==> garnet <==
==> flow/design.v <==
module mux2 #(parameter n = 16) (Out, InA, InB, Select);
	input 	[n-1:0]	InA, InB;
	input			Select;
	output 	[n-1:0]	Out;
	assign Out = Select ? InB : InA;
endmodule
module add(Out, InA, InB);
	input 		[4:0] InA, InB;
	output reg	[4:0] Out;
	always @(*) begin
		Out = InA + InB;
	end
endmodule
module SignExtend(Out, In);
	input 	[4:0] 	In;
	output 	[15:0] 	Out;
	assign Out = In[4] ? {11'b11111111111, In}:{11'b00000000000, In};
endmodule
module ALU (Out, Zero, InA, InB, ALU_opcode);
	input signed		[15:0]	InA, InB;
	input				[2:0]	ALU_opcode;
	output reg signed	[15:0]	Out;
	output reg					Zero;
	always @(*) begin
		case (ALU_opcode)
			3'd0:	Out = InA + InB;
			3'd1:	Out = InA - InB;
			3'd2:	Out = InA & InB;
			3'd3:	Out = InA | InB;
			3'd4:	Out = InA ^ InB;
			3'd5:	Out = InA >> InB[2:0];
			3'd6:	Out = InA >>> InB[2:0];
			3'd7:	Out = InA << InB[2:0];
		endcase
		Zero = (Out == 16'd0) ? 1'b1 : 1'b0;
	end
endmodule
module PC(PC, In, RST, CLK);
	input		[4:0] 	In;
	input 				CLK, RST;
	output reg	[4:0] 	PC;
	always @(posedge CLK) begin
		if (RST)
			PC <= 5'd0;
		else
			PC <= In;
	end
endmodule
module RegFile(	ReadData1, 
				ReadData2,
				REG0,
				REG1,
				REG2,
				REG3,
				REG4,
				REG5,
				REG6,
				REG7,
				WriteData, 
				ReadWriteEn, 
				WriteAddress, 
				ReadAddress1, 
				ReadAddress2, 
				RST,
				CLK);
	input 			ReadWriteEn, RST, CLK;	
	input	[2:0] 	WriteAddress, ReadAddress1, ReadAddress2;
	input	[15:0] 	WriteData;
	output 	[15:0] 	ReadData1, ReadData2;
	output	[15:0] 	REG0, REG1, REG2, REG3, REG4, REG5, REG6, REG7;
	reg 	[15:0] array_reg [7:0];
	reg 	[15:0] reg1, reg2;
	integer i;
	always @(posedge CLK) begin
		if (RST) begin
			for (i=0; i<8; i=i+1)
				array_reg[i] <= 16'd0;
		end
		else if(ReadWriteEn) begin
			if (WriteAddress != 3'd0)
				array_reg[WriteAddress] <= WriteData;	
		end
	end
	always @(*) begin 
			reg1 = array_reg[ReadAddress1];
			reg2 = array_reg[ReadAddress2];
	end	
	assign REG0 = array_reg[0];
	assign REG1 = array_reg[1];
	assign REG2 = array_reg[2];
	assign REG3 = array_reg[3];
	assign REG4 = array_reg[4];
	assign REG5 = array_reg[5];
	assign REG6 = array_reg[6];
	assign REG7 = array_reg[7];
	assign ReadData1 = reg1;
	assign ReadData2 = reg2;
endmodule
module DMEM(ReadData, Address, WriteData, WriteEn, RST, CLK);
	input 				CLK, RST, WriteEn;
	input 		[15:0] 	Address, WriteData;
	output 	 	[15:0] 	ReadData;
	reg [15:0] array_reg [15:0];
	integer i;
	always @ (posedge CLK)begin
		if (RST) begin
			for (i=0; i<16; i=i+1)
				array_reg[i] <= 16'd0;
		end
		else if (WriteEn)
			array_reg[Address[3:0]] <= WriteData;
	end
	assign ReadData = array_reg[Address[3:0]];
endmodule
module Control(PCSrc, RegSrc, RegWrEn, ALUSrc, ALUopcode, DmemWrEn, WrSrc, INST, z);
	input				z;
	input		[4:0] 	INST;
	output reg	[2:0] 	ALUopcode;
	output reg 			PCSrc, RegSrc, RegWrEn, ALUSrc, DmemWrEn, WrSrc;
	always @(*) begin
		PCSrc = 1'b0;
		RegSrc = 1'b0;
		RegWrEn = 1'b0;
		ALUSrc = 1'b0;
		DmemWrEn = 1'b0;
		WrSrc = 1'b1;
		ALUopcode = 3'd0;
		if(INST[4] == 1'b0) begin		 
			PCSrc = 1'b0;
			RegSrc = 1'b1;
			RegWrEn = 1'b1;
			ALUSrc = 1'b0; 				
			DmemWrEn = 1'b0;
			WrSrc = 1'b1;
			if(INST[3:0] == 4'b0010) ALUopcode = 3'd0; 	 
			if(INST[3:0] == 4'b0011) ALUopcode = 3'd1;	 
			if(INST[3:0] == 4'b0100) ALUopcode = 3'd2;	 
			if(INST[3:0] == 4'b0101) ALUopcode = 3'd3;	 
			if(INST[3:0] == 4'b0110) ALUopcode = 3'd4;	 
			if(INST[3:0] == 4'b1000) ALUopcode = 3'd5; 	 
			if(INST[3:0] == 4'b1001) ALUopcode = 3'd6;	 
			if(INST[3:0] == 4'b1010) ALUopcode = 3'd7;	 
		end
		else if(INST[4] == 1'd1) begin
			if(INST[3] == 1'b0) begin 			 
				PCSrc = 1'b0;
				RegSrc = 1'b1;
				RegWrEn = 1'b1;
				ALUSrc = 1'b1;
				DmemWrEn = 1'b0;
				WrSrc = 1'b1;
				if(INST[2:0] == 3'b010) ALUopcode = 3'd0; 	 
				if(INST[2:0] == 3'b100) ALUopcode = 3'd2;	 
				if(INST[2:0] == 3'b101) ALUopcode = 3'd3;	 
				if(INST[2:0] == 3'b110) ALUopcode = 3'd4;	 
			end
			else if (INST[3] == 1'b1) begin
				if (INST[3:0] == 4'b1100) begin     
					PCSrc = 1'b0;
					RegSrc = 1'b0;
					RegWrEn = 1'b1;
					ALUSrc = 1'b1;
					DmemWrEn = 1'b0;
					WrSrc = 1'b0;
					ALUopcode = 3'd0; 	 
				end
				else if (INST[3:0] == 4'b1101) begin     
					PCSrc = 1'b0;
					RegSrc = 1'b0;
					RegWrEn = 1'b0;
					ALUSrc = 1'b1;
					DmemWrEn = 1'b1;
					WrSrc = 1'b0;
					ALUopcode = 3'd0; 	 
				end
				else if (INST[3:0] == 4'b1110) begin     
					RegSrc = 1'b0;
					RegWrEn = 1'b0;
					ALUSrc = 1'b0;
					DmemWrEn = 1'b0;
					WrSrc = 1'b1;
					ALUopcode = 3'd1; 	 
					if(z == 1'b1)
						PCSrc = 1'b1;
					else	
						PCSrc = 1'b0;
				end
				else if (INST[3:0] == 4'b1111) begin     
					RegSrc = 1'b0;
					RegWrEn = 1'b0;
					ALUSrc = 1'b0;
					DmemWrEn = 1'b0;
					WrSrc = 1'b1;
					ALUopcode = 3'd1; 	 
					if(z == 1'b1)
						PCSrc = 1'b0;
					else	
						PCSrc = 1'b1;
				end
			end
		end
	end
endmodule
module Datapath (CLK, RST, INSTR, PCSrc, RegSrc, RegWrEn, ALUSrc, ALUopcode, DmemWrEn, WrSrc, INST, Zero, PC,
				REG0, REG1, REG2, REG3, REG4, REG5, REG6, REG7, ALU_result, outDMEM, ALU_A, ALU_B
				);
	input			CLK, RST, PCSrc, RegSrc, RegWrEn, ALUSrc, DmemWrEn, WrSrc;
	input 	[2:0]	ALUopcode;
	input	[15:0]	INSTR;
	output	[5:0]	PC;
	output 	[15:0]	REG0, REG1, REG2, REG3, REG4, REG5, REG6, REG7;
	output	[15:0]	ALU_result, outDMEM;
	output	[4:0]	INST;
	output			Zero;
	output	[15:0]	ALU_A, ALU_B;
	wire	[15:0]	instruction;
	wire 	[4:0]	PCout;
	wire	[4:0]	pc0, pc1, muxPC;
	wire	[2:0]	muxRegFile;
	wire	[15:0]	A, B;
	wire	[15:0]	kq_signExtend, muxALU;
	wire	[15:0]	outALU;
	wire	[15:0]	muxDataWr;
	mux2 #(.n(5)) inst0(.Select(PCSrc), .InA(pc0), .InB(pc1), .Out(muxPC));
	PC inst1(.CLK(CLK), .RST(RST), .In(muxPC), .PC(PCout));
	add inst2(.InA(5'd1), .InB(PCout), .Out(pc0));
	assign instruction = INSTR;	 
	add inst4(.InA(instruction[4:0]), .InB(PCout), .Out(pc1));
	assign PC = PCout << 1;
	assign INST = instruction[15:11];
	mux2 #(.n(3)) inst5(.Select(RegSrc), .InA(instruction[10:8]), .InB(instruction[4:2]), .Out(muxRegFile));
	RegFile inst6 (	.ReadData1(A), 
					.ReadData2(B),
					.REG0(REG0),
					.REG1(REG1),
					.REG2(REG2),
					.REG3(REG3),
					.REG4(REG4),
					.REG5(REG5),
					.REG6(REG6),
					.REG7(REG7),
					.WriteData(muxDataWr), 
					.ReadWriteEn(RegWrEn), 
					.WriteAddress(instruction[10:8]), 
					.ReadAddress1(instruction[7:5]), 
					.ReadAddress2(muxRegFile), 
					.RST(RST),
					.CLK(CLK));
	SignExtend inst7(.In(instruction[4:0]), .Out(kq_signExtend));
	mux2 #(.n(16)) inst8(.Select(ALUSrc), .InA(B), .InB(kq_signExtend), .Out(muxALU));
	ALU inst9(.InA(A), .InB(muxALU), .ALU_opcode(ALUopcode), .Out(outALU), .Zero(Zero));
	DMEM inst10(.ReadData(outDMEM), .Address(outALU), .WriteData(B), .WriteEn(DmemWrEn), .RST(RST), .CLK(CLK));
	mux2 #(.n(16)) inst11(.Select(WrSrc), .InA(outDMEM), .InB(outALU), .Out(muxDataWr));
	assign ALU_result = outALU;
	assign ALU_A = A;
	assign ALU_B = muxALU;
endmodule
module Lab4(CLK, RST, INSTR, PC, REG0, REG1, REG2, REG3, REG4, REG5, REG6, REG7, 
		inst_opcode, ALUopcode, ALU_result, Zero, outDMEM, ALU_A, ALU_B);
	input	CLK, RST;
	input		[15:0]	INSTR;
	output 		[5:0]	PC;
	output 		[15:0]	REG0, REG1, REG2, REG3, REG4, REG5, REG6, REG7;
	output 		[4:0]	inst_opcode;
	output 		[2:0]	ALUopcode;
	output 		[15:0]	ALU_result, outDMEM, ALU_A, ALU_B;
	output				Zero;
	wire 				PCSrc, RegSrc, RegWrEn, ALUSrc, DmemWrEn, WrSrc;
	Control c(.PCSrc(PCSrc), .RegSrc(RegSrc), 
			.RegWrEn(RegWrEn), .ALUSrc(ALUSrc), 
			.ALUopcode(ALUopcode), 
			.DmemWrEn(DmemWrEn), .WrSrc(WrSrc), 
			.INST(inst_opcode), .z(Zero));
	Datapath d(	.CLK(CLK), .RST(RST), .INSTR(INSTR), .PCSrc(PCSrc), .RegSrc(RegSrc), 
				.RegWrEn(RegWrEn), .ALUSrc(ALUSrc), 
				.ALUopcode(ALUopcode), .DmemWrEn(DmemWrEn), 
				.WrSrc(WrSrc), .INST(inst_opcode), .Zero(Zero), .PC(PC),
				.REG0(REG0), .REG1(REG1), .REG2(REG2), .REG3(REG3), 
				.REG4(REG4), .REG5(REG5), .REG6(REG6), .REG7(REG7), .ALU_result(ALU_result),
				.outDMEM(outDMEM), .ALU_A(ALU_A), .ALU_B(ALU_B)
				);
endmodule
==> flow/run.sh <==
#!/bin/bash
# the make line also repeats each setting of config.mk as NAME=value (left out here)
make -C /OpenROAD-flow-scripts/flow DESIGN_CONFIG=/design/flow/config.mk WORK_HOME=/design/flow/orfs CLKGATE_MAP_FILE= finish
==> flow/config.mk <==
export PLATFORM = sky130hd
export DESIGN_NAME = Lab4
export DESIGN_NICKNAME = Lab4
export VERILOG_FILES = /design/flow/design.v
export SDC_FILE = /design/flow/constraint.sdc
export NUM_CORES = 4
export LEC_CHECK = 0
export CAP_MARGIN = 20
export CORE_MARGIN = 2
export CORE_UTILIZATION = 58
export CTS_CLUSTER_DIAMETER = 103
export PLACE_DENSITY = 0.67
export SETUP_SLACK_MARGIN = -0.43
export SLEW_MARGIN = 20
export TNS_END_PERCENT = 5
==> flow/constraint.sdc <==
create_clock -name core_clock -period 6.47 [get_ports {CLK}]
set_input_delay 1.2940 -clock core_clock [delete_from_list [all_inputs] [get_ports {CLK}]]
set_output_delay 1.2940 -clock core_clock [all_outputs]
set_load 0.01 [all_outputs]
==> indigo: changes against garnet <==
CELL_PAD_IN_SITES_GLOBAL_PLACEMENT = 2   (was unset)
CORE_UTILIZATION = 37   (was 58)
CTS_CLUSTER_DIAMETER = unset   (was 103)
PLACE_DENSITY = 0.82   (was 0.67)
SETUP_SLACK_MARGIN = unset   (was -0.43)
SLEW_MARGIN = 5   (was 20)
TNS_END_PERCENT = 60   (was 5)
==> flow/constraint.sdc (replaced) <==
create_clock -name core_clock -period 9.21 [get_ports {CLK}]
set_input_delay 1.8420 -clock core_clock [delete_from_list [all_inputs] [get_ports {CLK}]]
set_output_delay 1.8420 -clock core_clock [all_outputs]
set_load 0.01 [all_outputs]
==> fjord: changes against garnet <==
CORE_UTILIZATION = 61   (was 58)
CTS_CLUSTER_DIAMETER = unset   (was 103)
CTS_CLUSTER_SIZE = 41   (was unset)
PLACE_DENSITY = 0.79   (was 0.67)
SETUP_SLACK_MARGIN = -0.33   (was -0.43)
TNS_END_PERCENT = 40   (was 5)
==> flow_metrics.py <==
# Metrics from the implementation run
metrics = {
    "final_timing": {
        "period_used_pct": 98.4,
    },
    "flow_run": {
        "log.warning_count": 45,
    },
    "run_status": {
        "outcome": "no timing/DRC/antenna violations",
    },
    "grt": {
        "grt_max_degree": 54,
    },
    "routing": {
        "met2WireLength_mm": 45.3,
    },
    "power": {
        "internal-power_w": 0.00430,
        "ir_drop_mv": 0.166,
    },
    "worst_setup_path": {
        "rrSetupSlack_ns": 2.18,
    },
    "layout": {
        "buf_share_pct": 15.8,
    },
}
The numbers above come from indigo.

==> flow_metrics.py <==
# Metrics from the implementation run
metrics = {
    "run_status": {
        "outcome": "finished with violations",
        "violations": "negative setup slack",
    },
    "grt": {
        "grt_max_degree": 49,
    },
    "routing": {
        "post_drt_wl_per_cell_um": 27.1,
        "met2WireLength_mm": 42.6,
    },
    "worst_setup_path": {
        "rrSetupSlack_ns": -0.09,
    },
    "power": {
        "power_leakage_nw": 13.0,
        "internal-power_w": 0.00650,
        "ir_drop_mv": 0.267,
    },
    "layout": {
        "buf_share_pct": 21.4,
    },
    "final_timing": {
        "finalSetupViolCount": 36,
        "final.setup.worst_slack_ns": -0.712,
    },
    "synthesis": {
        "yosysTopAreaCell": "edfxtp_1",
    },
    "placed_design": {
        "hpwl_mm": 65.6,
    },
}
The numbers above come from garnet.

==> flow_metrics.py <==
# Flow results
metrics = {
    "die": {
        "die_x_um": 199,
        "pin_count": 225,
    },
    "synthesis": {
        "netlist_instances": 2180,
        "top_area_share_pct": 49.7,
    },
    "grt": {
        "use_met3_pct": 64.7,
        "grt_usage_pct": 78.3,
    },
    "run_status": {
        "lastStage": "global routing (5_1_grt)",
        "outcome": "aborted with a tool error",
        "stop_error": "[ERROR GRT-0232] Routing congestion too high. Check the congestion heatmap in the GUI.",
    },
    "clock_network": {
        "cts_root_buffer": "clkbuf_16",
    },
}
The numbers above come from fjord.

No activity file was given, so power comes from the tool's default toggle rates.
